==> run a: inputs <==
Design processor, start of the top module:
module processor
(
	input wire clk_i,
	input wire rst_i,
	input wire stall_i,
	output wire [31:0] addr_o,
	input wire [31:0] data_i,
	output wire [31:0] data_o,
	output wire [3:0] data_w_o,
	output wire [2:0] data_mode_o,
	input wire [7:0] extio_in,
	output wire [7:0] extio_out
);
make LEC_CHECK=0 CAP_MARGIN=20 CORE_MARGIN=2 CORE_UTILIZATION=72 CTS_CLUSTER_DIAMETER=67 CTS_CLUSTER_SIZE=35 GPL_ROUTABILITY_DRIVEN=1 MAX_ROUTING_LAYER=met5 MIN_ROUTING_LAYER=met1 PLACE_DENSITY_LB_ADDON=0.29 SETUP_SLACK_MARGIN=-1.23 SLEW_MARGIN=20 TNS_END_PERCENT=10 finish   # period 12.8 ns
run.sh (not shown) runs the stock make flow with config.mk's settings and CLKGATE_MAP_FILE=.
==> inputs of run b, as changes to run a <==
Settings changed: CORE_UTILIZATION 72 to 40, CTS_CLUSTER_DIAMETER 67 to default, CTS_CLUSTER_SIZE 35 to default, GPL_ROUTABILITY_DRIVEN 1 to default, MAX_ROUTING_LAYER met5 to default, MIN_ROUTING_LAYER met1 to default, PLACE_DENSITY_LB_ADDON 0.29 to default, SETUP_SLACK_MARGIN -1.23 to default, TNS_END_PERCENT 10 to default.
==> flow/constraint.sdc (replaced) <==
create_clock -name core_clock -period 15.4 [get_ports {clk_i}]
set_input_delay 3.0800 -clock core_clock [delete_from_list [all_inputs] [get_ports {clk_i}]]
set_output_delay 3.0800 -clock core_clock [all_outputs]
set_load 0.01 [all_outputs]
==> inputs of run c, as changes to run a <==
Settings changed: CTS_CLUSTER_DIAMETER 67 to 28, CTS_CLUSTER_SIZE 35 to 32, GPL_ROUTABILITY_DRIVEN 1 to default, MAX_ROUTING_LAYER met5 to default, MIN_ROUTING_LAYER met1 to default, PLACE_DENSITY_LB_ADDON 0.29 to 0.2, SETUP_SLACK_MARGIN -1.23 to 1.24, SLEW_MARGIN 20 to 40, TNS_END_PERCENT 10 to default.
==> flow/constraint.sdc (replaced) <==
create_clock -name core_clock -period 4.41 [get_ports {clk_i}]
set_input_delay 0.8820 -clock core_clock [delete_from_list [all_inputs] [get_ports {clk_i}]]
set_output_delay 0.8820 -clock core_clock [all_outputs]
set_load 0.01 [all_outputs]
==> impl_metrics.env <==
# physical design summary
export IMPL_post_cts_setup_buffers=0
export IMPL_dp_hpwl_um=182000
export IMPL_initCoreUtil_pct=40.2
export IMPL_status="complete, no violations"
export IMPL_holdBufCountCts=0
export IMPL_clk_path_buf_depth=3
export IMPL_fp_dieH_um=370
export IMPL_place_congestion=1.09
export IMPL_htreeDepth=3
export IMPL_cts_root_buffer="clkbuf_16"
export IMPL_die_width_um=370
export IMPL_dieArea_sq_mm=0.137
export IMPL_cts_resized=0
export IMPL_pre_cts_ws_ps=2760
export IMPL_cts_buffers=91
export IMPL_rows=134
Source of the figures above: run b

==> impl_metrics.env <==
# flow metrics
export IMPL_status="stopped before the end"
export IMPL_stop_stage="4_1_cts"
export IMPL_error="[ERROR DPL-0033] detailed placement checks failed during check placement."
export IMPL_rows=100
export IMPL_place_congestion=1.30
export IMPL_initCoreUtil_pct=72.3
export IMPL_die_width_um=277
export IMPL_dp_hpwl_um=187000
export IMPL_dieArea_sq_mm=0.0766
Source of the figures above: run c

==> impl_metrics.env <==
# flow metrics
export IMPL_status="stopped before the end"
export IMPL_stop_stage="5_1_grt"
export IMPL_holdBufCountCts=0
export IMPL_htreeDepth=2
export IMPL_initCoreUtil_pct=72.3
export IMPL_fp_dieH_um=277
export IMPL_dp_hpwl_um=178000
export IMPL_pre_cts_ws_ps=1200
export IMPL_die_width_um=277
export IMPL_post_cts_setup_buffers=0
Source of the figures above: run a


* * *

==> 04-16 <==
Starting RTL as in the previous note.
Settings: LEC_CHECK=0, CAP_MARGIN=20, CELL_PAD_IN_SITES_GLOBAL_PLACEMENT=3, CORE_MARGIN=8, CORE_UTILIZATION=17, CTS_CLUSTER_DIAMETER=319, CTS_CLUSTER_SIZE=18, GPL_ROUTABILITY_DRIVEN=1, GPL_TIMING_DRIVEN=1, MAX_ROUTING_LAYER=met5, MIN_ROUTING_LAYER=met2, SETUP_SLACK_MARGIN=4.02, SLEW_MARGIN=35, TNS_END_PERCENT=75; clock period 13.7 ns.
==> 04-07: changes against 04-16 <==
- CELL_PAD_IN_SITES_GLOBAL_PLACEMENT: 3 -> default
- CORE_MARGIN: 8 -> 2
- CORE_UTILIZATION: 17 -> 23
- CTS_CLUSTER_DIAMETER: 319 -> default
- CTS_CLUSTER_SIZE: 18 -> default
- GPL_ROUTABILITY_DRIVEN: 1 -> default
- GPL_TIMING_DRIVEN: 1 -> default
- MAX_ROUTING_LAYER: met5 -> default
- MIN_ROUTING_LAYER: met2 -> default
- SETUP_SLACK_MARGIN: 4.02 -> default
- SLEW_MARGIN: 35 -> 20
- TNS_END_PERCENT: 75 -> default
==> flow/constraint.sdc (replaced) <==
create_clock -name core_clock -period 11.9 [get_ports {clk_i}]
set_input_delay 2.3800 -clock core_clock [delete_from_list [all_inputs] [get_ports {clk_i}]]
set_output_delay 2.3800 -clock core_clock [all_outputs]
set_load 0.01 [all_outputs]
==> 06-17: changes against 04-16 <==
- CELL_PAD_IN_SITES_GLOBAL_PLACEMENT: 3 -> default
- CORE_MARGIN: 8 -> 2
- CORE_UTILIZATION: 17 -> 68
- CTS_CLUSTER_DIAMETER: 319 -> default
- CTS_CLUSTER_SIZE: 18 -> 32
- GPL_ROUTABILITY_DRIVEN: 1 -> default
- GPL_TIMING_DRIVEN: 1 -> default
- MAX_ROUTING_LAYER: met5 -> default
- MIN_ROUTING_LAYER: met2 -> default
- SETUP_SLACK_MARGIN: 4.02 -> 0.75
- SLEW_MARGIN: 35 -> 20
- TNS_END_PERCENT: 75 -> default
==> flow/constraint.sdc (replaced) <==
create_clock -name core_clock -period 4.41 [get_ports {clk_i}]
set_input_delay 0.8820 -clock core_clock [delete_from_list [all_inputs] [get_ports {clk_i}]]
set_output_delay 0.8820 -clock core_clock [all_outputs]
set_load 0.01 [all_outputs]
==> results <==
Status: 04-16 timing/DRC/antenna clean; 06-17 did not finish; 04-07 timing/DRC/antenna clean
Failing step: 04-16 -; 06-17 global routing; 04-07 -
Cell type of the slowest stage on the worst timing path: 04-16 sky130_fd_sc_hd__dfrtp_4; 06-17 -; 04-07 sky130_fd_sc_hd__dfrtp_4
Number of resized instances in the post-cts repair step: 04-16 283; 06-17 347; 04-07 1
Vias after detailed routing: 04-16 63170; 06-17 -; 04-07 46550
Clock-cell share of area: 04-16 2.221%; 06-17 -; 04-07 4.880%
Worst reg-to-reg setup slack: 04-16 4150 ps; 06-17 -; 04-07 1370 ps
Fin area: 04-16 65740 um2; 06-17 -; 04-07 62410 um2
FF-to-FF path depth: 04-16 35; 06-17 -; 04-07 33
Clk latency of the worst-skew pair: 04-16 770 ps; 06-17 -; 04-07 740 ps
Number of violations reported at the end of detailed-routing iteration 0: 04-16 13970; 06-17 -; 04-07 7714
Crit. Startpoint: 04-16 core.imm_u_r[20]; 06-17 -; 04-07 core.imm_u_r[20]
Wire length on met3: 04-16 141.0 mm; 06-17 -; 04-07 28.58 mm
Post-CTS repair timing setup buffer count: 04-16 81; 06-17 81; 04-07 0
# clk buffers: 04-16 80; 06-17 -; 04-07 111
Number of design rule violations left after detail routing: 04-16 0; 06-17 -; 04-07 0
Post-detailed-placement cell area: 04-16 61110 um2; 06-17 64570 um2; 04-07 59110 um2
Tightest Hold Check Type: 04-16 reg2reg; 06-17 -; 04-07 reg2reg
Tool warnings: 04-16 63; 06-17 -; 04-07 67
Die outline area: 04-16 333200 um2; 06-17 81010 um2; 04-07 236700 um2
Crit path top cell by count: 04-16 sky130_fd_sc_hd__buf_6; 06-17 -; 04-07 sky130_fd_sc_hd__buf_4
